===== flow/config.mk =====
export PLATFORM = sky130hd
export DESIGN_NAME = arbiter_puf
export DESIGN_NICKNAME = arbiter_puf
export VERILOG_FILES = /design/flow/design.v
export SDC_FILE = /design/flow/constraint.sdc
export NUM_CORES = 4
export LEC_CHECK = 0
export CAP_MARGIN = 40
export CELL_PAD_IN_SITES_DETAIL_PLACEMENT = 2
export CELL_PAD_IN_SITES_GLOBAL_PLACEMENT = 2
export CORE_ASPECT_RATIO = 1.83
export CORE_MARGIN = 5
export CORE_UTILIZATION = 40
export CTS_CLUSTER_DIAMETER = 297
export GPL_TIMING_DRIVEN = 1
export SETUP_SLACK_MARGIN = 1.43
export SLEW_MARGIN = 20
export TNS_END_PERCENT = 45

===== flow/constraint.sdc =====
create_clock -name core_clock -period 5.22 [get_ports {clk}]
set_input_delay 1.0440 -clock core_clock [delete_from_list [all_inputs] [get_ports {clk}]]
set_output_delay 1.0440 -clock core_clock [all_outputs]
set_load 0.01 [all_outputs]

===== flow/design.v =====
module mux2_1 (input logic in1, in2, se,
				output logic out);
always_comb
begin
	if(se)
	begin
		out = in2;
	end
	else
	begin
		out = in1;
	end
end
endmodule
module mux16_1(input logic in0, in1, in2, in3, in4, in5, in6, in7, in8, in9, in10, in11, in12,
				input logic in13, in14, in15,
				input logic [3:0] se,
				output logic out);
always_comb
begin			
	case(se)
		4'b0000:	out = in0;
		4'b0001:	out = in1;
		4'b0010:	out = in2;
		4'b0011:	out = in3;
		4'b0100:	out = in4;
		4'b0101:	out = in5;
		4'b0110:	out = in6;
		4'b0111:	out = in7;
		4'b1000:	out = in8;
		4'b1001:	out = in9;
		4'b1010:	out = in10;
		4'b1011:	out = in11;
		4'b1100:	out = in12;
		4'b1101:	out = in13;
		4'b1110:	out = in14;
		4'b1111:	out = in15;
	endcase
end
endmodule
module rng (input logic clk, reset,
				output logic [1023:0] out);
logic [239:0] temp, nxt;
always_ff @(posedge clk, negedge reset)
begin
	if (~reset)
	begin
		temp <= '1;
	end
	else
	begin
		temp <= nxt;
	end
end
assign nxt[0] = temp[0] ^ temp[4] ^ temp[20] ^ temp[72] ^ temp[206];   
assign nxt[1] = temp[1] ^ temp[5] ^ temp[21] ^ temp[73] ^ temp[207];   
assign nxt[2] = temp[2] ^ temp[6] ^ temp[22] ^ temp[74] ^ temp[208];   
assign nxt[3] = temp[3] ^ temp[7] ^ temp[23] ^ temp[75] ^ temp[209];   
assign nxt[4] = temp[4] ^ temp[8] ^ temp[24] ^ temp[76] ^ temp[212];   
assign nxt[5] = temp[5] ^ temp[9] ^ temp[25] ^ temp[77] ^ temp[213];   
assign nxt[6] = temp[6] ^ temp[10] ^ temp[26] ^ temp[78] ^ temp[214];   
assign nxt[7] = temp[7] ^ temp[11] ^ temp[27] ^ temp[79] ^ temp[215];   
assign nxt[8] = temp[8] ^ temp[12] ^ temp[28] ^ temp[80] ^ temp[218];   
assign nxt[9] = temp[9] ^ temp[13] ^ temp[29] ^ temp[81] ^ temp[219];   
assign nxt[10] = temp[10] ^ temp[14] ^ temp[30] ^ temp[82] ^ temp[220];   
assign nxt[11] = temp[11] ^ temp[15] ^ temp[31] ^ temp[83] ^ temp[221];   
assign nxt[12] = temp[12] ^ temp[16] ^ temp[32] ^ temp[84] ^ temp[224];   
assign nxt[13] = temp[13] ^ temp[17] ^ temp[33] ^ temp[85] ^ temp[225];   
assign nxt[14] = temp[14] ^ temp[18] ^ temp[34] ^ temp[86] ^ temp[226];   
assign nxt[15] = temp[15] ^ temp[19] ^ temp[35] ^ temp[87] ^ temp[227];   
assign nxt[16] = temp[16] ^ temp[20] ^ temp[36] ^ temp[88] ^ temp[230];   
assign nxt[17] = temp[17] ^ temp[21] ^ temp[37] ^ temp[89] ^ temp[231];   
assign nxt[18] = temp[18] ^ temp[22] ^ temp[38] ^ temp[90] ^ temp[232];   
assign nxt[19] = temp[19] ^ temp[23] ^ temp[39] ^ temp[91] ^ temp[233];   
assign nxt[20] = temp[20] ^ temp[24] ^ temp[40] ^ temp[92] ^ temp[236];   
assign nxt[21] = temp[21] ^ temp[25] ^ temp[41] ^ temp[93] ^ temp[237];   
assign nxt[22] = temp[22] ^ temp[26] ^ temp[42] ^ temp[94] ^ temp[238];   
assign nxt[23] = temp[23] ^ temp[27] ^ temp[43] ^ temp[95] ^ temp[239];   
assign nxt[24] = temp[24] ^ temp[28] ^ temp[44] ^ temp[96];   
assign nxt[25] = temp[25] ^ temp[29] ^ temp[45] ^ temp[97];   
assign nxt[26] = temp[26] ^ temp[30] ^ temp[46] ^ temp[98];   
assign nxt[27] = temp[27] ^ temp[31] ^ temp[47] ^ temp[99];   
assign nxt[28] = temp[28] ^ temp[32] ^ temp[48] ^ temp[100];   
assign nxt[29] = temp[29] ^ temp[33] ^ temp[49] ^ temp[101];   
assign nxt[30] = temp[30] ^ temp[34] ^ temp[50] ^ temp[102];   
assign nxt[31] = temp[31] ^ temp[35] ^ temp[51] ^ temp[103];   
assign nxt[32] = temp[32] ^ temp[36] ^ temp[52] ^ temp[104];   
assign nxt[33] = temp[33] ^ temp[37] ^ temp[53] ^ temp[105];   
assign nxt[34] = temp[34] ^ temp[38] ^ temp[54] ^ temp[106];   
assign nxt[35] = temp[35] ^ temp[39] ^ temp[55] ^ temp[107];   
assign nxt[36] = temp[36] ^ temp[40] ^ temp[56] ^ temp[108];   
assign nxt[37] = temp[37] ^ temp[41] ^ temp[57] ^ temp[109];   
assign nxt[38] = temp[38] ^ temp[42] ^ temp[58] ^ temp[110];   
assign nxt[39] = temp[39] ^ temp[43] ^ temp[59] ^ temp[111];   
assign nxt[40] = temp[40] ^ temp[44] ^ temp[60] ^ temp[112];   
assign nxt[41] = temp[41] ^ temp[45] ^ temp[61] ^ temp[113];   
assign nxt[42] = temp[42] ^ temp[46] ^ temp[62] ^ temp[114];   
assign nxt[43] = temp[43] ^ temp[47] ^ temp[63] ^ temp[115];   
assign nxt[44] = temp[44] ^ temp[48] ^ temp[64] ^ temp[116];   
assign nxt[45] = temp[45] ^ temp[49] ^ temp[65] ^ temp[117];   
assign nxt[46] = temp[46] ^ temp[50] ^ temp[66] ^ temp[118];   
assign nxt[47] = temp[47] ^ temp[51] ^ temp[67] ^ temp[119];   
assign nxt[48] = temp[48] ^ temp[52] ^ temp[68] ^ temp[120];   
assign nxt[49] = temp[49] ^ temp[53] ^ temp[69] ^ temp[121];   
assign nxt[50] = temp[50] ^ temp[54] ^ temp[70] ^ temp[122];   
assign nxt[51] = temp[51] ^ temp[55] ^ temp[71] ^ temp[123];   
assign nxt[52] = temp[52] ^ temp[56] ^ temp[72] ^ temp[124];   
assign nxt[53] = temp[53] ^ temp[57] ^ temp[73] ^ temp[125];   
assign nxt[54] = temp[54] ^ temp[58] ^ temp[74] ^ temp[126];   
assign nxt[55] = temp[55] ^ temp[59] ^ temp[75] ^ temp[127];   
assign nxt[56] = temp[56] ^ temp[60] ^ temp[76] ^ temp[128];   
assign nxt[57] = temp[57] ^ temp[61] ^ temp[77] ^ temp[129];   
assign nxt[58] = temp[58] ^ temp[62] ^ temp[78] ^ temp[130];   
assign nxt[59] = temp[59] ^ temp[63] ^ temp[79] ^ temp[131];   
assign nxt[60] = temp[60] ^ temp[64] ^ temp[80] ^ temp[132];   
assign nxt[61] = temp[61] ^ temp[65] ^ temp[81] ^ temp[133];   
assign nxt[62] = temp[62] ^ temp[66] ^ temp[82] ^ temp[134];   
assign nxt[63] = temp[63] ^ temp[67] ^ temp[83] ^ temp[135];   
assign nxt[64] = temp[64] ^ temp[68] ^ temp[84] ^ temp[136];   
assign nxt[65] = temp[65] ^ temp[69] ^ temp[85] ^ temp[137];   
assign nxt[66] = temp[66] ^ temp[70] ^ temp[86] ^ temp[138];   
assign nxt[67] = temp[67] ^ temp[71] ^ temp[87] ^ temp[139];   
assign nxt[68] = temp[68] ^ temp[72] ^ temp[88] ^ temp[140];   
assign nxt[69] = temp[69] ^ temp[73] ^ temp[89] ^ temp[141];   
assign nxt[70] = temp[70] ^ temp[74] ^ temp[90] ^ temp[142];   
assign nxt[71] = temp[71] ^ temp[75] ^ temp[91] ^ temp[143];   
assign nxt[72] = temp[72] ^ temp[76] ^ temp[92] ^ temp[144];   
assign nxt[73] = temp[73] ^ temp[77] ^ temp[93] ^ temp[145];   
assign nxt[74] = temp[74] ^ temp[78] ^ temp[94] ^ temp[146];   
assign nxt[75] = temp[75] ^ temp[79] ^ temp[95] ^ temp[147];   
assign nxt[76] = temp[76] ^ temp[80] ^ temp[96] ^ temp[148];   
assign nxt[77] = temp[77] ^ temp[81] ^ temp[97] ^ temp[149];   
assign nxt[78] = temp[78] ^ temp[82] ^ temp[98] ^ temp[150];   
assign nxt[79] = temp[79] ^ temp[83] ^ temp[99] ^ temp[151];   
assign nxt[80] = temp[80] ^ temp[84] ^ temp[100] ^ temp[152];   
assign nxt[81] = temp[81] ^ temp[85] ^ temp[101] ^ temp[153];   
assign nxt[82] = temp[82] ^ temp[86] ^ temp[102] ^ temp[154];   
assign nxt[83] = temp[83] ^ temp[87] ^ temp[103] ^ temp[155];   
assign nxt[84] = temp[84] ^ temp[88] ^ temp[104] ^ temp[156];   
assign nxt[85] = temp[85] ^ temp[89] ^ temp[105] ^ temp[157];   
assign nxt[86] = temp[86] ^ temp[90] ^ temp[106] ^ temp[158];   
assign nxt[87] = temp[87] ^ temp[91] ^ temp[107] ^ temp[159];   
assign nxt[88] = temp[88] ^ temp[92] ^ temp[108] ^ temp[160];   
assign nxt[89] = temp[89] ^ temp[93] ^ temp[109] ^ temp[161];   
assign nxt[90] = temp[90] ^ temp[94] ^ temp[110] ^ temp[162];   
assign nxt[91] = temp[91] ^ temp[95] ^ temp[111] ^ temp[163];   
assign nxt[92] = temp[92] ^ temp[96] ^ temp[112] ^ temp[164];   
assign nxt[93] = temp[93] ^ temp[97] ^ temp[113] ^ temp[165];   
assign nxt[94] = temp[94] ^ temp[98] ^ temp[114] ^ temp[166];   
assign nxt[95] = temp[95] ^ temp[99] ^ temp[115] ^ temp[167];   
assign nxt[96] = temp[96] ^ temp[100] ^ temp[116] ^ temp[168];   
assign nxt[97] = temp[97] ^ temp[101] ^ temp[117] ^ temp[169];   
assign nxt[98] = temp[98] ^ temp[102] ^ temp[118] ^ temp[170];   
assign nxt[99] = temp[99] ^ temp[103] ^ temp[119] ^ temp[171];   
assign nxt[100] = temp[100] ^ temp[104] ^ temp[120] ^ temp[172];   
assign nxt[101] = temp[101] ^ temp[105] ^ temp[121] ^ temp[173];   
assign nxt[102] = temp[102] ^ temp[106] ^ temp[122] ^ temp[174];   
assign nxt[103] = temp[103] ^ temp[107] ^ temp[123] ^ temp[175];   
assign nxt[104] = temp[104] ^ temp[108] ^ temp[124] ^ temp[176];   
assign nxt[105] = temp[105] ^ temp[109] ^ temp[125] ^ temp[177];   
assign nxt[106] = temp[106] ^ temp[110] ^ temp[126] ^ temp[178];   
assign nxt[107] = temp[107] ^ temp[111] ^ temp[127] ^ temp[179];   
assign nxt[108] = temp[108] ^ temp[112] ^ temp[128] ^ temp[180];   
assign nxt[109] = temp[109] ^ temp[113] ^ temp[129] ^ temp[181];   
assign nxt[110] = temp[110] ^ temp[114] ^ temp[130] ^ temp[182];   
assign nxt[111] = temp[111] ^ temp[115] ^ temp[131] ^ temp[183];   
assign nxt[112] = temp[112] ^ temp[116] ^ temp[132] ^ temp[184];   
assign nxt[113] = temp[113] ^ temp[117] ^ temp[133] ^ temp[185];   
assign nxt[114] = temp[114] ^ temp[118] ^ temp[134] ^ temp[186];   
assign nxt[115] = temp[115] ^ temp[119] ^ temp[135] ^ temp[187];   
assign nxt[116] = temp[116] ^ temp[120] ^ temp[136] ^ temp[188];   
assign nxt[117] = temp[117] ^ temp[121] ^ temp[137] ^ temp[189];   
assign nxt[118] = temp[118] ^ temp[122] ^ temp[138] ^ temp[190];   
assign nxt[119] = temp[119] ^ temp[123] ^ temp[139] ^ temp[191];   
assign nxt[120] = temp[120] ^ temp[124] ^ temp[140] ^ temp[192];   
assign nxt[121] = temp[121] ^ temp[125] ^ temp[141] ^ temp[193];   
assign nxt[122] = temp[122] ^ temp[126] ^ temp[142] ^ temp[194];   
assign nxt[123] = temp[123] ^ temp[127] ^ temp[143] ^ temp[195];   
assign nxt[124] = temp[124] ^ temp[128] ^ temp[144] ^ temp[196];   
assign nxt[125] = temp[125] ^ temp[129] ^ temp[145] ^ temp[197];   
assign nxt[126] = temp[126] ^ temp[130] ^ temp[146] ^ temp[198];   
assign nxt[127] = temp[127] ^ temp[131] ^ temp[147] ^ temp[199];   
assign nxt[128] = temp[128] ^ temp[132] ^ temp[148] ^ temp[200];   
assign nxt[129] = temp[129] ^ temp[133] ^ temp[149] ^ temp[201];   
assign nxt[130] = temp[130] ^ temp[134] ^ temp[150] ^ temp[202];   
assign nxt[131] = temp[131] ^ temp[135] ^ temp[151] ^ temp[203];   
assign nxt[132] = temp[132] ^ temp[136] ^ temp[152] ^ temp[204];   
assign nxt[133] = temp[133] ^ temp[137] ^ temp[153] ^ temp[205];   
assign nxt[134] = temp[134] ^ temp[138] ^ temp[154] ^ temp[206];   
assign nxt[135] = temp[135] ^ temp[139] ^ temp[155] ^ temp[207];   
assign nxt[136] = temp[136] ^ temp[140] ^ temp[156] ^ temp[210];   
assign nxt[137] = temp[137] ^ temp[141] ^ temp[157] ^ temp[211];   
assign nxt[138] = temp[138] ^ temp[142] ^ temp[158] ^ temp[212];   
assign nxt[139] = temp[139] ^ temp[143] ^ temp[159] ^ temp[213];   
assign nxt[140] = temp[140] ^ temp[144] ^ temp[160] ^ temp[216];   
assign nxt[141] = temp[141] ^ temp[145] ^ temp[161] ^ temp[217];   
assign nxt[142] = temp[142] ^ temp[146] ^ temp[162] ^ temp[218];   
assign nxt[143] = temp[143] ^ temp[147] ^ temp[163] ^ temp[219];   
assign nxt[144] = temp[144] ^ temp[148] ^ temp[164] ^ temp[222];   
assign nxt[145] = temp[145] ^ temp[149] ^ temp[165] ^ temp[223];   
assign nxt[146] = temp[146] ^ temp[150] ^ temp[166] ^ temp[224];   
assign nxt[147] = temp[147] ^ temp[151] ^ temp[167] ^ temp[225];   
assign nxt[148] = temp[148] ^ temp[152] ^ temp[168] ^ temp[228];   
assign nxt[149] = temp[149] ^ temp[153] ^ temp[169] ^ temp[229];   
assign nxt[150] = temp[150] ^ temp[154] ^ temp[170] ^ temp[230];   
assign nxt[151] = temp[151] ^ temp[155] ^ temp[171] ^ temp[231];   
assign nxt[152] = temp[152] ^ temp[156] ^ temp[172] ^ temp[234];   
assign nxt[153] = temp[153] ^ temp[157] ^ temp[173] ^ temp[235];   
assign nxt[154] = temp[154] ^ temp[158] ^ temp[174] ^ temp[236];   
assign nxt[155] = temp[155] ^ temp[159] ^ temp[175] ^ temp[237];   
assign nxt[156] = temp[156] ^ temp[160] ^ temp[176];   
assign nxt[157] = temp[157] ^ temp[161] ^ temp[177];   
assign nxt[158] = temp[158] ^ temp[162] ^ temp[178];   
assign nxt[159] = temp[159] ^ temp[163] ^ temp[179];   
assign nxt[160] = temp[160] ^ temp[164] ^ temp[180];   
assign nxt[161] = temp[161] ^ temp[165] ^ temp[181];   
assign nxt[162] = temp[162] ^ temp[166] ^ temp[182];   
assign nxt[163] = temp[163] ^ temp[167] ^ temp[183];   
assign nxt[164] = temp[164] ^ temp[168] ^ temp[184];   
assign nxt[165] = temp[165] ^ temp[169] ^ temp[185];   
assign nxt[166] = temp[166] ^ temp[170] ^ temp[186];   
assign nxt[167] = temp[167] ^ temp[171] ^ temp[187];   
assign nxt[168] = temp[168] ^ temp[172] ^ temp[188];   
assign nxt[169] = temp[169] ^ temp[173] ^ temp[189];   
assign nxt[170] = temp[170] ^ temp[174] ^ temp[190];   
assign nxt[171] = temp[171] ^ temp[175] ^ temp[191];   
assign nxt[172] = temp[172] ^ temp[176] ^ temp[192];   
assign nxt[173] = temp[173] ^ temp[177] ^ temp[193];   
assign nxt[174] = temp[174] ^ temp[178] ^ temp[194];   
assign nxt[175] = temp[175] ^ temp[179] ^ temp[195];   
assign nxt[176] = temp[176] ^ temp[180] ^ temp[196];   
assign nxt[177] = temp[177] ^ temp[181] ^ temp[197];   
assign nxt[178] = temp[178] ^ temp[182] ^ temp[198];   
assign nxt[179] = temp[179] ^ temp[183] ^ temp[199];   
assign nxt[180] = temp[180] ^ temp[184] ^ temp[200];   
assign nxt[181] = temp[181] ^ temp[185] ^ temp[201];   
assign nxt[182] = temp[182] ^ temp[186] ^ temp[202];   
assign nxt[183] = temp[183] ^ temp[187] ^ temp[203];   
assign nxt[184] = temp[184] ^ temp[188] ^ temp[204];   
assign nxt[185] = temp[185] ^ temp[189] ^ temp[205];   
assign nxt[186] = temp[186] ^ temp[190] ^ temp[206];   
assign nxt[187] = temp[187] ^ temp[191] ^ temp[207];   
assign nxt[188] = temp[188] ^ temp[192] ^ temp[210];   
assign nxt[189] = temp[189] ^ temp[193] ^ temp[211];   
assign nxt[190] = temp[190] ^ temp[194] ^ temp[212];   
assign nxt[191] = temp[191] ^ temp[195] ^ temp[213];   
assign nxt[192] = temp[192] ^ temp[196] ^ temp[216];   
assign nxt[193] = temp[193] ^ temp[197] ^ temp[217];   
assign nxt[194] = temp[194] ^ temp[198] ^ temp[218];   
assign nxt[195] = temp[195] ^ temp[199] ^ temp[219];   
assign nxt[196] = temp[196] ^ temp[200] ^ temp[222];   
assign nxt[197] = temp[197] ^ temp[201] ^ temp[223];   
assign nxt[198] = temp[198] ^ temp[202] ^ temp[224];   
assign nxt[199] = temp[199] ^ temp[203] ^ temp[225];   
assign nxt[200] = temp[200] ^ temp[204] ^ temp[228];   
assign nxt[201] = temp[201] ^ temp[205] ^ temp[229];   
assign nxt[202] = temp[202] ^ temp[206] ^ temp[230];   
assign nxt[203] = temp[203] ^ temp[207] ^ temp[231];   
assign nxt[204] = temp[204] ^ temp[210] ^ temp[234];   
assign nxt[205] = temp[205] ^ temp[211] ^ temp[235];   
assign nxt[206] = temp[206] ^ temp[212] ^ temp[236];   
assign nxt[207] = temp[207] ^ temp[213] ^ temp[237];   
assign nxt[208] = temp[208] ^ temp[214] ^ temp[238];   
assign nxt[209] = temp[209] ^ temp[215] ^ temp[239];   
assign nxt[210] = temp[210] ^ temp[216];   
assign nxt[211] = temp[211] ^ temp[217];   
assign nxt[212] = temp[212] ^ temp[218];   
assign nxt[213] = temp[213] ^ temp[219];   
assign nxt[214] = temp[214] ^ temp[220];   
assign nxt[215] = temp[215] ^ temp[221];   
assign nxt[216] = temp[216] ^ temp[222];   
assign nxt[217] = temp[217] ^ temp[223];   
assign nxt[218] = temp[218] ^ temp[224];   
assign nxt[219] = temp[219] ^ temp[225];   
assign nxt[220] = temp[220] ^ temp[226];   
assign nxt[221] = temp[221] ^ temp[227];   
assign nxt[222] = temp[222] ^ temp[228];   
assign nxt[223] = temp[223] ^ temp[229];   
assign nxt[224] = temp[224] ^ temp[230];   
assign nxt[225] = temp[225] ^ temp[231];   
assign nxt[226] = temp[226] ^ temp[232];   
assign nxt[227] = temp[227] ^ temp[233];   
assign nxt[228] = temp[228] ^ temp[234];   
assign nxt[229] = temp[229] ^ temp[235];   
assign nxt[230] = temp[230] ^ temp[236];   
assign nxt[231] = temp[231] ^ temp[237];   
assign nxt[232] = temp[232] ^ temp[238];   
assign nxt[233] = temp[233] ^ temp[239];   
assign nxt[234] = temp[234];   
assign nxt[235] = temp[235];   
assign nxt[236] = temp[236];   
assign nxt[237] = temp[237];   
assign nxt[238] = temp[238];   
assign nxt[239] = temp[239];   
always_comb
begin
	out = '1;
	out[456] = temp[0];
	out[457] = temp[1];
	out[458] = temp[2];
	out[459] = temp[3];
	out[466] = temp[4];
	out[467] = temp[5];
	out[468] = temp[6];
	out[469] = temp[7];
	out[476] = temp[8];
	out[477] = temp[9];
	out[478] = temp[10];
	out[479] = temp[11];
	out[486] = temp[12];
	out[487] = temp[13];
	out[488] = temp[14];
	out[489] = temp[15];
	out[496] = temp[16];
	out[497] = temp[17];
	out[498] = temp[18];
	out[499] = temp[19];
	out[506] = temp[20];
	out[507] = temp[21];
	out[508] = temp[22];
	out[509] = temp[23];
	out[516] = temp[24];
	out[517] = temp[25];
	out[518] = temp[26];
	out[519] = temp[27];
	out[526] = temp[28];
	out[527] = temp[29];
	out[528] = temp[30];
	out[529] = temp[31];
	out[536] = temp[32];
	out[537] = temp[33];
	out[538] = temp[34];
	out[539] = temp[35];
	out[546] = temp[36];
	out[547] = temp[37];
	out[548] = temp[38];
	out[549] = temp[39];
	out[556] = temp[40];
	out[557] = temp[41];
	out[558] = temp[42];
	out[559] = temp[43];
	out[566] = temp[44];
	out[567] = temp[45];
	out[568] = temp[46];
	out[569] = temp[47];
	out[576] = temp[48];
	out[577] = temp[49];
	out[578] = temp[50];
	out[579] = temp[51];
	out[586] = temp[52];
	out[587] = temp[53];
	out[588] = temp[54];
	out[589] = temp[55];
	out[596] = temp[56];
	out[597] = temp[57];
	out[598] = temp[58];
	out[599] = temp[59];
	out[606] = temp[60];
	out[607] = temp[61];
	out[608] = temp[62];
	out[609] = temp[63];
	out[616] = temp[64];
	out[617] = temp[65];
	out[618] = temp[66];
	out[619] = temp[67];
	out[626] = temp[68];
	out[627] = temp[69];
	out[628] = temp[70];
	out[629] = temp[71];
	out[636] = temp[72];
	out[637] = temp[73];
	out[638] = temp[74];
	out[639] = temp[75];
	out[646] = temp[76];
	out[647] = temp[77];
	out[648] = temp[78];
	out[649] = temp[79];
	out[656] = temp[80];
	out[657] = temp[81];
	out[658] = temp[82];
	out[659] = temp[83];
	out[666] = temp[84];
	out[667] = temp[85];
	out[668] = temp[86];
	out[669] = temp[87];
	out[676] = temp[88];
	out[677] = temp[89];
	out[678] = temp[90];
	out[679] = temp[91];
	out[686] = temp[92];
	out[687] = temp[93];
	out[688] = temp[94];
	out[689] = temp[95];
	out[696] = temp[96];
	out[697] = temp[97];
	out[698] = temp[98];
	out[699] = temp[99];
	out[706] = temp[100];
	out[707] = temp[101];
	out[708] = temp[102];
	out[709] = temp[103];
	out[716] = temp[104];
	out[717] = temp[105];
	out[718] = temp[106];
	out[719] = temp[107];
	out[726] = temp[108];
	out[727] = temp[109];
	out[728] = temp[110];
	out[729] = temp[111];
	out[736] = temp[112];
	out[737] = temp[113];
	out[738] = temp[114];
	out[739] = temp[115];
	out[746] = temp[116];
	out[747] = temp[117];
	out[748] = temp[118];
	out[749] = temp[119];
	out[756] = temp[120];
	out[757] = temp[121];
	out[758] = temp[122];
	out[759] = temp[123];
	out[766] = temp[124];
	out[767] = temp[125];
	out[768] = temp[126];
	out[769] = temp[127];
	out[776] = temp[128];
	out[777] = temp[129];
	out[778] = temp[130];
	out[779] = temp[131];
	out[786] = temp[132];
	out[787] = temp[133];
	out[788] = temp[134];
	out[789] = temp[135];
	out[796] = temp[136];
	out[797] = temp[137];
	out[798] = temp[138];
	out[799] = temp[139];
	out[806] = temp[140];
	out[807] = temp[141];
	out[808] = temp[142];
	out[809] = temp[143];
	out[816] = temp[144];
	out[817] = temp[145];
	out[818] = temp[146];
	out[819] = temp[147];
	out[826] = temp[148];
	out[827] = temp[149];
	out[828] = temp[150];
	out[829] = temp[151];
	out[836] = temp[152];
	out[837] = temp[153];
	out[838] = temp[154];
	out[839] = temp[155];
	out[846] = temp[156];
	out[847] = temp[157];
	out[848] = temp[158];
	out[849] = temp[159];
	out[856] = temp[160];
	out[857] = temp[161];
	out[858] = temp[162];
	out[859] = temp[163];
	out[866] = temp[164];
	out[867] = temp[165];
	out[868] = temp[166];
	out[869] = temp[167];
	out[876] = temp[168];
	out[877] = temp[169];
	out[878] = temp[170];
	out[879] = temp[171];
	out[886] = temp[172];
	out[887] = temp[173];
	out[888] = temp[174];
	out[889] = temp[175];
	out[896] = temp[176];
	out[897] = temp[177];
	out[898] = temp[178];
	out[899] = temp[179];
	out[906] = temp[180];
	out[907] = temp[181];
	out[908] = temp[182];
	out[909] = temp[183];
	out[916] = temp[184];
	out[917] = temp[185];
	out[918] = temp[186];
	out[919] = temp[187];
	out[926] = temp[188];
	out[927] = temp[189];
	out[928] = temp[190];
	out[929] = temp[191];
	out[936] = temp[192];
	out[937] = temp[193];
	out[938] = temp[194];
	out[939] = temp[195];
	out[946] = temp[196];
	out[947] = temp[197];
	out[948] = temp[198];
	out[949] = temp[199];
	out[956] = temp[200];
	out[957] = temp[201];
	out[958] = temp[202];
	out[959] = temp[203];
	out[966] = temp[204];
	out[967] = temp[205];
	out[968] = temp[206];
	out[969] = temp[207];
	out[970] = temp[208];
	out[971] = temp[209];
	out[976] = temp[210];
	out[977] = temp[211];
	out[978] = temp[212];
	out[979] = temp[213];
	out[980] = temp[214];
	out[981] = temp[215];
	out[986] = temp[216];
	out[987] = temp[217];
	out[988] = temp[218];
	out[989] = temp[219];
	out[990] = temp[220];
	out[991] = temp[221];
	out[996] = temp[222];
	out[997] = temp[223];
	out[998] = temp[224];
	out[999] = temp[225];
	out[1000] = temp[226];
	out[1001] = temp[227];
	out[1006] = temp[228];
	out[1007] = temp[229];
	out[1008] = temp[230];
	out[1009] = temp[231];
	out[1010] = temp[232];
	out[1011] = temp[233];
	out[1016] = temp[234];
	out[1017] = temp[235];
	out[1018] = temp[236];
	out[1019] = temp[237];
	out[1020] = temp[238];
	out[1021] = temp[239];
end
endmodule
module d_ff (input logic d, strobe, clk, reset,
			output logic q);
logic strobe_q;
always_ff@(posedge clk, negedge reset)
begin
	if(~reset)
	begin
		q <= 0;
		strobe_q <= 1'b1;
	end
	else
	begin
		strobe_q <= strobe;
		if (strobe & ~strobe_q)
			q <= d;
	end
end
endmodule
module lut_int (input logic in, reset, clk,
				input logic [7:0] challenge,
				output logic out);
logic top_lo, top_hi, top_chain, bottom_lo, bottom_hi, bottom_chain;
logic [1023:0] mem;
rng rng1(.clk(clk), .reset(reset), .out(mem));
mux2_1 t0(.in1(mem[456]), .in2(mem[457]), .se(in), .out(top_lo));
mux2_1 t1(.in1(mem[458]), .in2(mem[459]), .se(in), .out(top_hi));
mux2_1 t2(.in1(top_lo), .in2(top_hi), .se(challenge[7]), .out(top_chain));
mux2_1 b0(.in1(mem[968]), .in2(mem[969]), .se(in), .out(bottom_lo));
mux2_1 b1(.in1(mem[970]), .in2(mem[971]), .se(in), .out(bottom_hi));
mux2_1 b2(.in1(bottom_lo), .in2(bottom_hi), .se(challenge[7]), .out(bottom_chain));
d_ff d0(.d(top_chain), .strobe(bottom_chain), .clk(clk), .reset(reset), .q(out));
endmodule
module chain(input logic [7:0] challenge,
			input logic in, reset, clk,
			output logic [7:0] out_chain);
wire [7:0] temp_chain;
lut_int c1(.in(in), .reset(reset), .clk(clk), .challenge(challenge), .out(temp_chain[0]));
lut_int c2(.in(in), .reset(reset), .clk(clk), .challenge(challenge), .out(temp_chain[1]));
lut_int c3(.in(in), .reset(reset), .clk(clk), .challenge(challenge), .out(temp_chain[2]));
lut_int c4(.in(in), .reset(reset), .clk(clk), .challenge(challenge), .out(temp_chain[3]));
lut_int c5(.in(in), .reset(reset), .clk(clk), .challenge(challenge), .out(temp_chain[4]));
lut_int c6(.in(in), .reset(reset), .clk(clk), .challenge(challenge), .out(temp_chain[5]));
lut_int c7(.in(in), .reset(reset), .clk(clk), .challenge(challenge), .out(temp_chain[6]));
lut_int c8(.in(in), .reset(reset), .clk(clk), .challenge(challenge), .out(temp_chain[7]));
assign out_chain = temp_chain;
endmodule
module lfsr #(parameter size = 8) (input logic clk, en_lfsr, reset,
									input logic [size-1 : 0] in_lfsr,
									output logic [size-1 : 0] out_lfsr);
logic shift;
always_ff@(posedge clk, negedge reset)
begin
	if(~reset)
	begin
		out_lfsr <= '0;
		shift <= 1'b0;
	end
	else
	begin
		if (en_lfsr)
		begin
			shift <= out_lfsr[7] ^ out_lfsr[6] ^ out_lfsr[5] ^ out_lfsr[0];
			out_lfsr <= {shift, out_lfsr[size-2:0]};
		end
		else
		begin
			out_lfsr <= in_lfsr;
		end
	end
end
endmodule
module arbiter_puf #(parameter challenge_size = 8, response_width = 24)
					(input logic [challenge_size-1 : 0] challenge,
					input logic clk, reset,
					output logic [response_width-1 : 0] response);
logic [challenge_size-1 : 0] out_lfsr;
logic [31:0] out_muxchain;
logic temp_out_mux1, temp_out_mux2;
logic out_mux1, out_mux2, en;
logic [7:0] count;
logic temp_comp;
logic [response_width-1 : 0] temp_response;
lfsr #(challenge_size) lfsr1(.clk(clk), .en_lfsr(en), .reset(reset), .in_lfsr(challenge), .out_lfsr(out_lfsr));
logic [7:0] out_chain0, out_chain1;
chain c0 (.in(en), .clk(clk), .reset(reset), .challenge(out_lfsr), .out_chain(out_chain0));
chain c1 (.in(en), .clk(clk), .reset(reset), .challenge(out_lfsr), .out_chain(out_chain1));
assign out_muxchain[7:0] = out_chain0;
assign out_muxchain[15:8] = out_chain1;
assign out_muxchain[31:16] = '0;
mux16_1 m3(.in0(out_muxchain[0]), .in1(out_muxchain[1]), .in2(out_muxchain[2]), .in3(out_muxchain[3]), .in4(out_muxchain[4]), .in5(out_muxchain[5]), .in6(out_muxchain[6]), .in7(out_muxchain[7]), .in8(out_muxchain[8]), .in9(out_muxchain[9]), .in10(out_muxchain[10]), .in11(out_muxchain[11]), .in12(out_muxchain[12]), .in13(out_muxchain[13]), .in14(out_muxchain[14]), .in15(out_muxchain[15]), .se(out_lfsr[3:0]), .out(temp_out_mux1)); 
mux16_1 m4(.in0(out_muxchain[16]), .in1(out_muxchain[17]), .in2(out_muxchain[18]), .in3(out_muxchain[19]), .in4(out_muxchain[20]), .in5(out_muxchain[21]), .in6(out_muxchain[22]), .in7(out_muxchain[23]), .in8(out_muxchain[24]), .in9(out_muxchain[25]), .in10(out_muxchain[26]), .in11(out_muxchain[27]), .in12(out_muxchain[28]), .in13(out_muxchain[29]), .in14(out_muxchain[30]), .in15(out_muxchain[31]), .se(out_lfsr[7:4]), .out(temp_out_mux2));
assign  out_mux1 = temp_out_mux1;
assign  out_mux2 = temp_out_mux2;
always_ff@(posedge clk, negedge reset)
begin:SEQ
	if(~reset)
	begin
		count <= '0;
		temp_response <= '0;
		temp_comp <= '0;
		response <= '0;
		en <= 0;
	end
	else
	begin
		if(count < response_width)
		begin
			if(out_mux1 > out_mux2)
			begin
				temp_comp <= 1;
			end
			else
			begin
				temp_comp <= 0;
			end
			temp_response <= {temp_comp, temp_response[response_width-1 : 1]};
			count <= count + 1;
			en <= 1;
		end
		else if (count == response_width)
		begin
			en <= 0;
			response <= temp_response;
			count <= '0;
		end
	end
end
endmodule

===== flow/run.sh =====
#!/bin/bash
# the make line also repeats each setting of config.mk as NAME=value (left out here)
make -C /OpenROAD-flow-scripts/flow DESIGN_CONFIG=/design/flow/config.mk WORK_HOME=/design/flow/orfs CLKGATE_MAP_FILE= finish

==> results of run 1 <==
routing by layer:
layer | vias to the layer above | part of all wire (%) | global-route usage [%]
met5 | - | 0.0063 | 0
met4 | 4 | 2.5 | 4.09
met3 | 512 | 2.4 | 2.03
met2 | 681 | 59 | 35.1
met1 | 49939 | 36 | 17.6
li1 | 43294 | - | -
final cells by class:
| class | count | area (um2) |
|---|---|---|
| antenna | 3 | 7.51 |
| multi-input combinational | 9878 | 86800 |
| tap | 6192 | 7750 |
| clock inverter | 97 | 1260 |
| fill | 45824 | 263000 |
| clock buffer | 602 | 11800 |
| sequential | 3842 | 101000 |
| inverter | 98 | 368 |
| timing repair buffer | 133 | 1580 |
stage by stage:
stage / power, mW / hold WS (ps)
floorplan: 30.5 / 436
CTS: 61.7 / 185
finish: 60.3 / 222
global placement: 31.5 / 443
detailed placement: 31.5 / 448
global route: 62.9 / 155
==> flow_metrics.env, run 1 <==
# implementation run metrics
export IMPL_yosys_area_top_type="dfstp_2"
export IMPL_cts_setup_buffers=0
export IMPL_postSynthSeqShare_pct=53.2
export IMPL_via_per_inst=4.53
export IMPL_synthFlopType="dfstp_2"
export IMPL_period_minus_slack_ps=2990
export IMPL_yosys_area_share_aoi_pct=0.0468
export IMPL_seq_power_mw=30.1
export IMPL_holdBufCountCts=0
export IMPL_stdcell_area_um2=211000
export IMPL_startpoint="response[12]$_DFFE_PN0P_"
export IMPL_ys_cells=14215
export IMPL_drt_iter0_markers=1758
export IMPL_path_buffers=1
export IMPL_leakage_nw=79.0
export IMPL_arrival_ps=1950
export IMPL_finalWorstSetupSlack_ps=2230
export IMPL_cts_tree="built"
export IMPL_hold_violations=0
export IMPL_timing_rr_start="en$_DFFE_PN0P_"
export IMPL_netlist_instances=14215
export IMPL_dp_cells=20140
export IMPL_p_clk_mw=29.3
export IMPL_pin_count=34
export IMPL_outcome="no timing/DRC/antenna violations"
export IMPL_rsz0062_at_grt="no"
export IMPL_ys_sh_xor_pct=44.6
export IMPL_swShare_pct=21.8
export IMPL_yosys_area_share_simple_pct=0.315
export IMPL_drtPass1Iterations=4
export IMPL_die_width_um=519
export IMPL_cts_buffers=391
export IMPL_via_count=94430
export IMPL_clockRootBuffer="clkbuf_16"
export IMPL_dp_hpwl_mm=298
export IMPL_clock_sinks=3842
export IMPL_wl_mm=414
export IMPL_antenna_left=0
export IMPL_adder_share_pct=0.0132
export IMPL_critical_path_max_stage_delay_ps=570
export IMPL_cp_top_family="buffers and inverters"
export IMPL_post_dp_cell_area_um2=197000
export IMPL_ys_flops=3842
export IMPL_yosysWarningCount=6
export IMPL_syn_area_per_cell_um2=13.3
export IMPL_ys_async_sr_fraction_pct=100
export IMPL_combPwrFrac_pct=1.6
export IMPL_area_growth_pct=11.0
export IMPL_tns_ps=0
export IMPL_p_int_mw=47.1
export IMPL_worst_slew_pin_slew_ps=909
export IMPL_insertion_delay_ps=980
export IMPL_cp_slowest_cell="clkdlybuf4s50_1"
export IMPL_path_class="reg -> out"
export IMPL_p_comb_mw=0.955
export IMPL_grt_pass1_wl_mm=668
export IMPL_final_util_pct=44.5
export IMPL_slew_violations=0
export IMPL_edf_count=0
export IMPL_post_drt_wl_per_cell_um=19.9
export IMPL_io_buffers=32
export IMPL_ff2ff_path_depth=5
export IMPL_antenna_found_initial=17
export IMPL_die_area_um2=489000
export IMPL_crit_path_end_kind="primary output"
export IMPL_mux_share_pct=0.764
export IMPL_clk_pin_slew_ps=60
export IMPL_powerDensity_nw_per_um2=286
export IMPL_finalClockSkew_ps=21.4
export IMPL_seqPwrFrac_pct=49.9
export IMPL_relSlewSlack_pct=39.4
export IMPL_crit_path_start_kind="register"
export IMPL_top_cells_by_count="7268 x xnor2_1, 3760 x dfstp_2, 2400 x xor2_1"
export IMPL_synth_top_area_share_pct=52.1
export IMPL_clock_fmax_mhz=334
export IMPL_grt_use_total_pct=16.9
export IMPL_nNetsFinal=14356
export IMPL_grt_max_degree=137
export IMPL_topCellsByArea="dfstp_2 52%, xnor2_1 34%, xor2_1 11%"
export IMPL_core_um2=473000
export IMPL_ctsResizeCount=0
export IMPL_power_frac_clock_pct=48.6
export IMPL_place_ws_ps=2450
export IMPL_fp_util_pct=40.1
export IMPL_endpoint="response[12]"
export IMPL_die_y_um=941
export IMPL_synth_most_common_cell="xnor2_1"
export IMPL_r2r_slack_ps=2820
export IMPL_synth_area_um2=190000
export IMPL_final_cells=20845
export IMPL_period_used_pct=57.3
export IMPL_required_ps=4180
export IMPL_drv_cap=0
export IMPL_top_logic_kind="XOR/XNOR gates"
export IMPL_maxPowerGroup="sequential cells"
export IMPL_syn_num_nets=14227
export IMPL_cts_max_path_buffers=4
export IMPL_finalSetupViolCount=0
export IMPL_tool_warnings=52
export IMPL_cp_depth=1
export IMPL_drc=0
export IMPL_r2r_end="c0.c4.d0.q$_DFFE_PN0P_"
export IMPL_worstPathMaxFanout=2
export IMPL_place_congestion=0.727
export IMPL_synth_distinct_cells=34
export IMPL_path_cells="clkdlybuf4s50_1"
export IMPL_num_rows=342
export IMPL_vdd_drop_max_uv=285
export IMPL_min_delay_path_class="in -> async"
export IMPL_grt_ovfl_total=0
export IMPL_htree_num_levels=5
export IMPL_grt_pass1_vias=114477
export IMPL_p_sw_mw=13.2
export IMPL_ys_area_um2=190000
==> run 2: changes to the inputs <==
Settings changed: CAP_MARGIN 40 to 20, CELL_PAD_IN_SITES_DETAIL_PLACEMENT 2 to not set, CELL_PAD_IN_SITES_GLOBAL_PLACEMENT 2 to not set, CORE_ASPECT_RATIO 1.83 to 1.31, CORE_MARGIN 5 to 2, CORE_UTILIZATION 40 to 71, CTS_CLUSTER_DIAMETER 297 to 234, GPL_ROUTABILITY_DRIVEN set to 1, GPL_TIMING_DRIVEN 1 to not set, MAX_ROUTING_LAYER set to met5, MIN_ROUTING_LAYER set to met2, PLACE_DENSITY_LB_ADDON set to 0.1, SETUP_SLACK_MARGIN 1.43 to 0.25, TNS_END_PERCENT 45 to not set.
Clock period 5.22 ns to 5.18 ns, I/O delays scaled along.
==> flow_metrics.env, run 2 <==
# implementation run metrics
export IMPL_cts_tree="built"
export IMPL_top_logic_kind="XOR/XNOR gates"
export IMPL_synth_area_um2=190000
export IMPL_tool_warnings=62
export IMPL_hold_violations=0
export IMPL_path_buffers=1
export IMPL_holdBufCountCts=0
export IMPL_via_count=126268
export IMPL_timing_rr_start="en$_DFFE_PN0P_"
export IMPL_syn_num_nets=14227
export IMPL_ys_sh_xor_pct=44.6
export IMPL_stdcell_area_um2=207000
export IMPL_outcome="no timing/DRC/antenna violations"
export IMPL_slew_violations=0
export IMPL_fp_util_pct=71.2
export IMPL_worstPathMaxFanout=2
export IMPL_yosys_area_top_type="dfstp_2"
export IMPL_ctsResizeCount=0
export IMPL_rsz0062_at_grt="no"
export IMPL_ff2ff_path_depth=4
export IMPL_drc=0
export IMPL_r2r_slack_ps=2620
export IMPL_syn_area_per_cell_um2=13.3
export IMPL_drtPass1Iterations=6
export IMPL_io_buffers=32
export IMPL_combPwrFrac_pct=1.4
export IMPL_topCellsByArea="dfstp_2 52%, xnor2_1 34%, xor2_1 11%"
export IMPL_leakage_nw=78.7
export IMPL_netlist_instances=14215
export IMPL_num_rows=217
export IMPL_clock_fmax_mhz=305
export IMPL_ys_async_sr_fraction_pct=100
export IMPL_drv_cap=0
export IMPL_area_growth_pct=8.91
export IMPL_critical_path_max_stage_delay_ps=680
export IMPL_p_int_mw=47.2
export IMPL_top_cells_by_count="7268 x xnor2_1, 3760 x dfstp_2, 2400 x xor2_1"
export IMPL_cts_buffers=375
export IMPL_antenna_left=0
export IMPL_startpoint="response[2]$_DFFE_PN0P_"
export IMPL_cts_setup_buffers=0
export IMPL_drt_iter0_markers=10800
export IMPL_seq_power_mw=30.3
export IMPL_finalClockSkew_ps=22.9
export IMPL_synth_top_area_share_pct=52.1
export IMPL_cts_max_path_buffers=4
export IMPL_crit_path_start_kind="register"
export IMPL_p_sw_mw=12.7
export IMPL_p_clk_mw=28.7
export IMPL_dp_hpwl_mm=213
export IMPL_arrival_ps=2240
export IMPL_yosys_area_share_simple_pct=0.315
export IMPL_wl_mm=320
export IMPL_clock_sinks=3842
export IMPL_p_comb_mw=0.864
export IMPL_min_delay_path_class="in -> async"
export IMPL_path_cells="clkdlybuf4s50_1"
export IMPL_die_y_um=596
export IMPL_nNetsFinal=14317
export IMPL_yosysWarningCount=6
export IMPL_r2r_end="c1.c5.d0.q$_DFFE_PN0P_"
export IMPL_core_um2=266000
export IMPL_edf_count=0
export IMPL_yosys_area_share_aoi_pct=0.0468
export IMPL_clk_pin_slew_ps=70
export IMPL_clockRootBuffer="clkbuf_16"
export IMPL_synth_distinct_cells=34
export IMPL_die_area_um2=271000
export IMPL_via_per_inst=6.97
export IMPL_period_used_pct=63.2
export IMPL_post_drt_wl_per_cell_um=17.7
export IMPL_endpoint="response[2]"
export IMPL_grt_pass1_vias=152815
export IMPL_synth_most_common_cell="xnor2_1"
export IMPL_grt_pass1_wl_mm=543
export IMPL_seqPwrFrac_pct=50.6
export IMPL_relSlewSlack_pct=30.4
export IMPL_worst_slew_pin_slew_ps=1040
export IMPL_postSynthSeqShare_pct=53.2
export IMPL_pin_count=34
export IMPL_cp_top_family="flip-flops"
export IMPL_cp_slowest_cell="dfrtp_1"
export IMPL_synthFlopType="dfstp_2"
export IMPL_period_minus_slack_ps=3280
export IMPL_die_width_um=456
export IMPL_grt_ovfl_total=0
export IMPL_power_frac_clock_pct=48.0
export IMPL_ys_area_um2=190000
export IMPL_maxPowerGroup="sequential cells"
export IMPL_antenna_found_initial=1
export IMPL_adder_share_pct=0.0132
export IMPL_powerDensity_nw_per_um2=290
export IMPL_mux_share_pct=0.764
export IMPL_required_ps=4140
export IMPL_grt_use_total_pct=35.3
export IMPL_tns_ps=0
export IMPL_insertion_delay_ps=910
export IMPL_grt_max_degree=180
export IMPL_vdd_drop_max_uv=316
export IMPL_finalSetupViolCount=0
export IMPL_post_dp_cell_area_um2=194000
export IMPL_path_class="reg -> out"
export IMPL_cp_depth=1
export IMPL_ys_cells=14215
export IMPL_swShare_pct=21.2
export IMPL_crit_path_end_kind="primary output"
export IMPL_final_util_pct=77.5
export IMPL_ys_flops=3842
export IMPL_place_congestion=0.759
export IMPL_htree_num_levels=5
## run 2: metrics by stage
| stage | setup slack (ps) | hold WS, ps | total power [mW] | cells |
|---|---|---|---|---|
| floorplan | 3510 | 436 | 30.8 | 14215 |
| global placement | 2560 | 442 | 31.6 | 17432 |
| detailed placement | 2530 | 445 | 31.6 | 17432 |
| CTS | 1850 | 190 | 60.1 | 18107 |
| global route | 1840 | 232 | 61.6 | 18107 |
| finish | 1900 | 219 | 59.9 | 18110 |
## run 2: cell type report
| class | instances | area, um2 |
|---|---|---|
| Multi-Input combinational cell | 9878 | 86800 |
| Antenna cell | 3 | 7.51 |
| Clock inverter | 118 | 1570 |
| Clock buffer | 557 | 11200 |
| Sequential cell | 3842 | 101000 |
| Timing Repair Buffer | 110 | 1300 |
| Inverter | 98 | 368 |
| Fill cell | 16507 | 59800 |
| Tap cell | 3504 | 4380 |
## run 2: layer usage
| layer | track usage [%] | part of all wire [%] | vias up |
|---|---|---|---|
| met3 | 40.7 | 35 | 1409 |
| li1 | - | - | 42977 |
| met5 | 1.34 | 0.17 | - |
| met2 | 48.5 | 61 | 33687 |
| met1 | - | 0 | 48178 |
| met4 | 4.91 | 4.1 | 17 |
==> run 3: changes to the inputs <==
Settings changed: CELL_PAD_IN_SITES_DETAIL_PLACEMENT set to 2, CORE_ASPECT_RATIO 1.31 to not set, CORE_MARGIN 2 to 5, CORE_UTILIZATION 71 to 28, CTS_CLUSTER_DIAMETER 234 to not set, GPL_ROUTABILITY_DRIVEN 1 to not set, GPL_TIMING_DRIVEN set to 1, MAX_ROUTING_LAYER met5 to not set, MIN_ROUTING_LAYER met2 to not set, PLACE_DENSITY set to 0.4, PLACE_DENSITY_LB_ADDON 0.1 to not set, SETUP_SLACK_MARGIN 0.25 to not set, SLEW_MARGIN 20 to 0.
Clock period 5.18 ns to 5.17 ns, I/O delays scaled along.
==> flow_metrics.env, run 3 <==
# implementation run metrics
export IMPL_grt_pass1_wl_mm=644
export IMPL_ctsResizeCount=0
export IMPL_grt_pass1_vias=107451
export IMPL_fillers=69076
export IMPL_tool_warnings=54
export IMPL_yosys_area_top_type="dfstp_2"
export IMPL_htree_num_levels=5
export IMPL_cp_depth=1
export IMPL_post_drt_wl_per_cell_um=16.6
export IMPL_mux_share_pct=0.764
export IMPL_min_delay_path_class="in -> async"
export IMPL_netlist_instances=14215
export IMPL_period_minus_slack_ps=2980
export IMPL_leakage_nw=80.3
export IMPL_io_buffers=32
export IMPL_ys_sh_xor_pct=44.6
export IMPL_grt_use_total_pct=11.4
export IMPL_place_congestion=0.660
export IMPL_slew_violations=0
export IMPL_nNetsFinal=14427
export IMPL_clockRootBuffer="clkbuf_16"
export IMPL_crit_path_end_kind="primary output"
export IMPL_required_ps=4140
export IMPL_wl_mm=394
export IMPL_synth_area_um2=190000
export IMPL_area_growth_pct=14.3
export IMPL_ys_cells=14215
export IMPL_p_sw_mw=14.6
export IMPL_num_rows=302
export IMPL_topCellsByArea="dfstp_2 52%, xnor2_1 34%, xor2_1 11%"
export IMPL_grt_ovfl_total=0
export IMPL_seq_power_mw=30.4
export IMPL_cp_top_family="buffers and inverters"
export IMPL_clock_fmax_mhz=335
export IMPL_synth_most_common_cell="xnor2_1"
export IMPL_core_um2=676000
export IMPL_period_used_pct=57.7
export IMPL_r2r_slack_ps=2400
export IMPL_syn_area_per_cell_um2=13.3
export IMPL_timing_rr_start="en$_DFFE_PN0P_"
export IMPL_post_dp_cell_area_um2=201000
export IMPL_antenna_left=0
export IMPL_via_per_inst=3.92
export IMPL_synth_distinct_cells=34
export IMPL_clk_pin_slew_ps=60
export IMPL_path_class="reg -> out"
export IMPL_via_count=93349
export IMPL_finalSetupViolCount=0
export IMPL_ys_area_um2=190000
export IMPL_die_y_um=833
export IMPL_synth_top_area_share_pct=52.1
export IMPL_tns_ps=0
export IMPL_finalClockSkew_ps=38.4
export IMPL_path_buffers=1
export IMPL_critical_path_max_stage_delay_ps=560
export IMPL_holdBufCountCts=0
export IMPL_ys_async_sr_fraction_pct=100
export IMPL_clock_sinks=3842
export IMPL_die_area_um2=694000
export IMPL_cp_slowest_cell="clkdlybuf4s50_1"
export IMPL_cts_buffers=483
export IMPL_cts_max_path_buffers=4
export IMPL_top_cells_by_count="7268 x xnor2_1, 3760 x dfstp_2, 2400 x xor2_1"
export IMPL_edf_count=0
export IMPL_pin_count=34
export IMPL_yosys_area_share_simple_pct=0.315
export IMPL_flop_area_um2=101000
export IMPL_antenna_found_initial=12
export IMPL_hold_violations=0
export IMPL_path_cells="clkdlybuf4s50_1"
export IMPL_postSynthSeqShare_pct=53.2
export IMPL_r2r_end="c1.c8.d0.q$_DFFE_PN0P_"
export IMPL_insertion_delay_ps=1020
export IMPL_relSlewSlack_pct=31.0
export IMPL_arrival_ps=1950
export IMPL_cts_setup_buffers=0
export IMPL_cts_tree="built"
export IMPL_swShare_pct=22.3
export IMPL_final_util_pct=32.1
export IMPL_endpoint="response[8]"
export IMPL_combPwrFrac_pct=1.4
export IMPL_crit_path_start_kind="register"
export IMPL_rsz0062_at_grt="no"
export IMPL_fin_hold_ws_ps=169
export IMPL_outcome="no timing/DRC/antenna violations"
export IMPL_adder_share_pct=0.0132
export IMPL_synthFlopType="dfstp_2"
export IMPL_ff2ff_path_depth=4
export IMPL_drc=0
export IMPL_stdcell_area_um2=217000
export IMPL_dp_hpwl_mm=268
export IMPL_comb_area_um2=86800
export IMPL_yosysWarningCount=6
export IMPL_p_comb_mw=0.889
export IMPL_fp_util_pct=28.1
export IMPL_top_logic_kind="XOR/XNOR gates"
export IMPL_drv_cap=0
export IMPL_p_int_mw=50.9
export IMPL_drt_iter0_markers=2032
export IMPL_seqPwrFrac_pct=46.4
export IMPL_vdd_drop_max_uv=268
export IMPL_ys_flops=3842
export IMPL_worstPathMaxFanout=2
export IMPL_die_width_um=833
export IMPL_maxPowerGroup="clock"
export IMPL_drtPass1Iterations=4
export IMPL_p_clk_mw=34.3
export IMPL_powerDensity_nw_per_um2=302
export IMPL_grt_max_degree=152
export IMPL_syn_num_nets=14227
export IMPL_startpoint="response[8]$_DFFE_PN0P_"
export IMPL_yosys_area_share_aoi_pct=0.0468
export IMPL_worst_slew_pin_slew_ps=1040
export IMPL_power_frac_clock_pct=52.3
-- run 3: final cells by class --
type,count,share of cell area [%]
Antenna cell,1,0.00115
Clock inverter,128,0.698
Timing Repair Buffer,112,0.601
Sequential cell,3842,46.5
Tap cell,8968,5.18
Clock buffer,763,6.74
Multi-Input combinational cell,9878,40.1
Inverter,98,0.170
-- run 3: per-layer routing --
layer | up-vias | global-route usage (%) | share of wire (%)
met3 | 603 | 1.51 | 2.7
met5 | - | 0 | 0.0033
met2 | 678 | 18.7 | 47
li1 | 43776 | - | -
met1 | 48290 | 15.9 | 48
met4 | 2 | 2.78 | 2.5
-- run 3: per-stage QoR --
stage	total power [mW]	std cells	setup WS, ps
final	65.5	23790	2190
after floorplan	30.8	14215	3500
after global placement	31.8	22898	2390
after detailed placement	31.8	22898	2360
after global routing	68.7	23790	2020
after CTS	67.4	23789	2000
==> run 4: changes to the inputs <==
Settings changed: CAP_MARGIN 20 to 15, CELL_PAD_IN_SITES_DETAIL_PLACEMENT 2 to 0, CELL_PAD_IN_SITES_GLOBAL_PLACEMENT set to 2, CORE_UTILIZATION 28 to 46, CTS_CLUSTER_SIZE set to 100, GPL_ROUTABILITY_DRIVEN set to 0, HOLD_SLACK_MARGIN set to 0.05, MAX_ROUTING_LAYER set to met5, MIN_ROUTING_LAYER set to met1, PLACE_DENSITY 0.4 to not set, PLACE_DENSITY_LB_ADDON set to 0.01, SLEW_MARGIN 0 to 10.
Clock period 5.17 ns to 6.32 ns, I/O delays scaled along.
==> flow_metrics.env, run 4 <==
# implementation run metrics
export IMPL_outcome="no timing/DRC/antenna violations"
export IMPL_syn_num_nets=14227
export IMPL_tool_warnings=74
export IMPL_drt_iter0_markers=2882
export IMPL_dp_cells=19369
export IMPL_ff2ff_path_depth=4
export IMPL_combPwrFrac_pct=1.4
export IMPL_cts_tree="built"
export IMPL_pin_count=34
export IMPL_startpoint="response[11]$_DFFE_PN0P_"
export IMPL_die_width_um=652
export IMPL_ys_area_um2=190000
export IMPL_path_buffers=1
export IMPL_core_um2=410000
export IMPL_clock_fmax_mhz=323
export IMPL_critical_path_max_stage_delay_ps=560
export IMPL_mux_share_pct=0.764
export IMPL_power_frac_clock_pct=49.4
export IMPL_endpoint="response[11]"
export IMPL_clockRootBuffer="clkbuf_16"
export IMPL_p_sw_mw=10.7
export IMPL_period_minus_slack_ps=3100
export IMPL_io_buffers=32
export IMPL_seq_power_mw=24.8
export IMPL_whs_path_depth=1
export IMPL_period_used_pct=49.0
export IMPL_comb_area_um2=86800
export IMPL_cp_slowest_cell="clkdlybuf4s50_1"
export IMPL_vdd_drop_max_uv=214
export IMPL_dp_hpwl_mm=222
export IMPL_yosys_area_share_simple_pct=0.315
export IMPL_timing_rr_start="en$_DFFE_PN0P_"
export IMPL_p_comb_mw=0.707
export IMPL_p_int_mw=39.7
export IMPL_yosys_area_top_type="dfstp_2"
export IMPL_post_drt_wl_per_cell_um=16.2
export IMPL_die_y_um=652
export IMPL_cp_top_family="buffers and inverters"
export IMPL_swShare_pct=21.3
export IMPL_r2r_end="c1.c5.d0.q$_DFFE_PN0P_"
export IMPL_fp_util_pct=46.2
export IMPL_ys_cells=14215
export IMPL_drtPass1Iterations=5
export IMPL_fin_hold_ws_ps=456
export IMPL_final_cells=20157
export IMPL_min_from="c0.c5.rng1.temp[233]$_DFF_PN1_"
export IMPL_ys_sh_xor_pct=44.6
export IMPL_antenna_left=0
export IMPL_synth_distinct_cells=34
export IMPL_worst_slew_pin_slew_ps=989
export IMPL_yosys_area_share_aoi_pct=0.0468
export IMPL_p_clk_mw=24.9
export IMPL_min_delay_path_class="reg -> reg"
export IMPL_ys_flops=3842
export IMPL_die_area_um2=425000
export IMPL_path_cells="clkdlybuf4s50_1"
export IMPL_grt_ovfl_total=0
export IMPL_finalWorstSetupSlack_ps=3220
export IMPL_nNetsFinal=14370
export IMPL_num_rows=235
export IMPL_r2r_slack_ps=3430
export IMPL_crit_path_start_kind="register"
export IMPL_postSynthSeqShare_pct=53.2
export IMPL_topCellsByArea="dfstp_2 52%, xnor2_1 34%, xor2_1 11%"
export IMPL_clock_sinks=3842
export IMPL_cts_max_path_buffers=4
export IMPL_top_logic_kind="XOR/XNOR gates"
export IMPL_required_ps=5060
export IMPL_min_to="c0.c5.rng1.temp[233]$_DFF_PN1_"
export IMPL_arrival_ps=1830
export IMPL_grt_pass1_vias=100423
export IMPL_antenna_found_initial=6
export IMPL_top_cells_by_count="7268 x xnor2_1, 3760 x dfstp_2, 2400 x xor2_1"
export IMPL_tns_ps=0
export IMPL_insertion_delay_ps=950
export IMPL_maxPowerGroup="clock"
export IMPL_holdBufCountCts=0
export IMPL_cp_depth=1
export IMPL_cts_buffers=438
export IMPL_rsz0062_at_grt="no"
export IMPL_cts_setup_buffers=0
export IMPL_hold_violations=0
export IMPL_grt_use_total_pct=15.6
export IMPL_relSlewSlack_pct=34.1
export IMPL_via_count=89772
export IMPL_htree_num_levels=5
export IMPL_leakage_nw=79.3
export IMPL_grt_max_degree=172
export IMPL_edf_count=0
export IMPL_via_per_inst=4.45
export IMPL_path_class="reg -> out"
export IMPL_place_ws_ps=3220
export IMPL_area_growth_pct=10.8
export IMPL_adder_share_pct=0.0132
export IMPL_grt_pass1_wl_mm=555
export IMPL_synth_most_common_cell="xnor2_1"
export IMPL_synth_area_um2=190000
export IMPL_wl_mm=327
export IMPL_fillers=35514
export IMPL_powerDensity_nw_per_um2=240
export IMPL_crit_path_end_kind="primary output"
export IMPL_seqPwrFrac_pct=49.2
export IMPL_clk_pin_slew_ps=60
export IMPL_slew_violations=0
export IMPL_ctsResizeCount=0
export IMPL_syn_area_per_cell_um2=13.3
export IMPL_yosysWarningCount=6
export IMPL_synth_top_area_share_pct=52.1
export IMPL_drv_cap=0
export IMPL_worstPathMaxFanout=2
export IMPL_ys_async_sr_fraction_pct=100
export IMPL_final_util_pct=51.2
export IMPL_drc=0
export IMPL_synthFlopType="dfstp_2"
export IMPL_flop_area_um2=101000
export IMPL_finalSetupViolCount=0
export IMPL_netlist_instances=14215
export IMPL_finalClockSkew_ps=18.9
## run 4: stage by stage
step	power, mW	area, um2
final	50.4	210000
after global routing	52.5	210000
after CTS	51.5	210000
after detailed placement	25.9	196000
after global placement	25.9	196000
after floorplan	25.2	190000
## run 4: per-layer routing
metal	vias to the layer above	routed length [um]	GRT usage, %
li1	43681	-	-
met1	44969	157000	22.3
met2	616	154000	25.4
met3	506	7340	1.76
met4	0	8300	3.92
met5	-	0	0
## run 4: layout make-up
| class | instances | area share (%) |
|---|---|---|
| diodes | 3 | 0.00357 |
| flip-flops and latches | 3842 | 48.0 |
| well taps | 5451 | 3.25 |
| repair buffers | 100 | 0.552 |
| clock buffers | 677 | 6.27 |
| inverters | 98 | 0.175 |
| multi-input cells | 9878 | 41.3 |
| clock inverters | 108 | 0.447 |
==> run 5: changes to the inputs <==
Settings changed: ABC_AREA set to 1, CAP_MARGIN 15 to 20, CELL_PAD_IN_SITES_DETAIL_PLACEMENT 0 to not set, CELL_PAD_IN_SITES_GLOBAL_PLACEMENT 2 to 0, CORE_ASPECT_RATIO set to 1.05, CORE_MARGIN 5 to 2, CORE_UTILIZATION 46 to 58, CTS_CLUSTER_SIZE 100 to not set, GPL_ROUTABILITY_DRIVEN 0 to 1, GPL_TIMING_DRIVEN 1 to not set, HOLD_SLACK_MARGIN 0.05 to not set, MAX_ROUTING_LAYER met5 to not set, PLACE_DENSITY_LB_ADDON 0.01 to 0.03, SETUP_SLACK_MARGIN set to 0.7, SLEW_MARGIN 10 to 20.
Clock period 6.32 ns to 3.56 ns, I/O delays scaled along.
==> flow_metrics.env, run 5 <==
# implementation run metrics
export IMPL_outcome="no timing/DRC/antenna violations"
export IMPL_yosys_area_share_simple_pct=0.399
export IMPL_maxPowerGroup="sequential cells"
export IMPL_fp_util_pct=58.3
export IMPL_cts_max_path_buffers=4
export IMPL_drt_iter0_markers=3450
export IMPL_die_y_um=591
export IMPL_die_area_um2=332000
export IMPL_ff2ff_path_depth=7
export IMPL_power_frac_clock_pct=48.4
export IMPL_cts_setup_buffers=0
export IMPL_dp_hpwl_mm=221
export IMPL_ys_area_um2=190000
export IMPL_synth_most_common_cell="xnor2_1"
export IMPL_area_growth_pct=9.93
export IMPL_postSynthSeqShare_pct=53.0
export IMPL_clk_pin_slew_ps=60
export IMPL_finalClockSkew_ps=27.0
export IMPL_syn_area_per_cell_um2=13.1
export IMPL_nNetsFinal=14655
export IMPL_grt_pass1_vias=102717
export IMPL_ys_flops=3842
export IMPL_grt_pass1_wl_mm=550
export IMPL_adder_share_pct=0.0132
export IMPL_p_comb_mw=1.87
export IMPL_powerDensity_nw_per_um2=426
export IMPL_cp_slowest_cell="clkdlybuf4s50_1"
export IMPL_edf_count=0
export IMPL_crit_path_end_kind="primary output"
export IMPL_p_clk_mw=43.1
export IMPL_combPwrFrac_pct=2.1
export IMPL_seqPwrFrac_pct=49.5
export IMPL_period_minus_slack_ps=2570
export IMPL_worstPathMaxFanout=2
export IMPL_clock_fmax_mhz=389
export IMPL_leakage_nw=80.3
export IMPL_clockRootBuffer="clkbuf_16"
export IMPL_swShare_pct=21.2
export IMPL_via_count=92246
export IMPL_syn_num_nets=14543
export IMPL_cp_top_family="buffers and inverters"
export IMPL_clock_sinks=3842
export IMPL_drc=0
export IMPL_tns_ps=0
export IMPL_min_delay_path_class="in -> async"
export IMPL_slew_violations=0
export IMPL_critical_path_max_stage_delay_ps=560
export IMPL_cts_tree="built"
export IMPL_htree_num_levels=5
export IMPL_num_rows=215
export IMPL_yosys_area_top_type="dfstp_2"
export IMPL_relSlewSlack_pct=30.1
export IMPL_required_ps=2850
export IMPL_synthFlopType="dfstp_2"
export IMPL_yosysWarningCount=6
export IMPL_grt_ovfl_total=0
export IMPL_timing_rr_start="lfsr1.out_lfsr[7]$_DFF_PN0_"
export IMPL_path_class="reg -> out"
export IMPL_io_buffers=32
export IMPL_ys_cells=14531
export IMPL_grt_use_total_pct=19.9
export IMPL_period_used_pct=72.1
export IMPL_r2r_end="c1.c7.d0.q$_DFFE_PN0P_"
export IMPL_r2r_slack_ps=1470
export IMPL_p_int_mw=70.2
export IMPL_ys_async_sr_fraction_pct=100
export IMPL_tool_warnings=39
export IMPL_drtPass1Iterations=5
export IMPL_place_congestion=0.764
export IMPL_yosys_area_share_aoi_pct=0.616
export IMPL_p_sw_mw=18.9
export IMPL_top_cells_by_count="6530 x xnor2_1, 3760 x dfstp_2, 3138 x xor2_1"
export IMPL_netlist_instances=14531
export IMPL_finalSetupViolCount=0
export IMPL_crit_path_start_kind="register"
export IMPL_drv_cap=0
export IMPL_post_drt_wl_per_cell_um=16.7
export IMPL_top_logic_kind="XOR/XNOR gates"
export IMPL_insertion_delay_ps=930
export IMPL_worst_slew_pin_slew_ps=1050
export IMPL_synth_top_area_share_pct=52.0
export IMPL_rsz0062_at_grt="no"
export IMPL_synth_area_um2=190000
export IMPL_endpoint="response[23]"
export IMPL_antenna_found_initial=5
export IMPL_die_width_um=563
export IMPL_pin_count=34
export IMPL_synth_distinct_cells=29
export IMPL_ctsResizeCount=0
export IMPL_core_um2=326000
export IMPL_vdd_drop_max_uv=382
export IMPL_ys_sh_xor_pct=44.5
export IMPL_cts_buffers=410
export IMPL_grt_max_degree=156
export IMPL_startpoint="response[23]$_DFFE_PN0P_"
export IMPL_final_util_pct=64.0
export IMPL_mux_share_pct=0
export IMPL_via_per_inst=4.78
export IMPL_topCellsByArea="dfstp_2 52%, xnor2_1 30%, xor2_1 14%"
export IMPL_antenna_left=0
export IMPL_cp_depth=1
export IMPL_seq_power_mw=44.1
export IMPL_path_cells="clkdlybuf4s50_1"
export IMPL_path_buffers=1
export IMPL_wl_mm=322
export IMPL_arrival_ps=1860
export IMPL_holdBufCountCts=0
export IMPL_hold_violations=0
[run 5: metrics by stage]
step / total power [mW] / hold WS [ps] / cells / setup WS (ps) / instance area [um2]
after global routing: 92.3 / 109 / 19314 / 910 / 209000
after global placement: 46.6 / 420 / 18571 / 1440 / 195000
after detailed placement: 46.6 / 423 / 18571 / 1440 / 195000
final: 89.1 / 104 / 19317 / 992 / 209000
after floorplan: 45.2 / 416 / 14531 / 2240 / 190000
after CTS: 90.4 / 69.8 / 19313 / 910 / 209000
[run 5: area by class of cell]
| type | count | area, um2 |
|---|---|---|
| Tap cell | 4340 | 5430 |
| Multi-Input combinational cell | 10058 | 86600 |
| Clock buffer | 619 | 12300 |
| Inverter | 194 | 734 |
| Sequential cell | 3842 | 101000 |
| Fill cell | 25054 | 117000 |
| Clock inverter | 123 | 1390 |
| Timing Repair Buffer | 137 | 1630 |
| Antenna cell | 4 | 10.0 |
[run 5: layer usage]
layer  global-route usage [%]  share of wire, %  wire length [um]
met4                     4.37               2.1              6740
met2                     33.0                49            156000
met3                     2.71               2.9              9280
met5                        0                 0                 0
met1                     27.8                46            150000
No activity file was given, so power comes from the tool's default toggle rates.
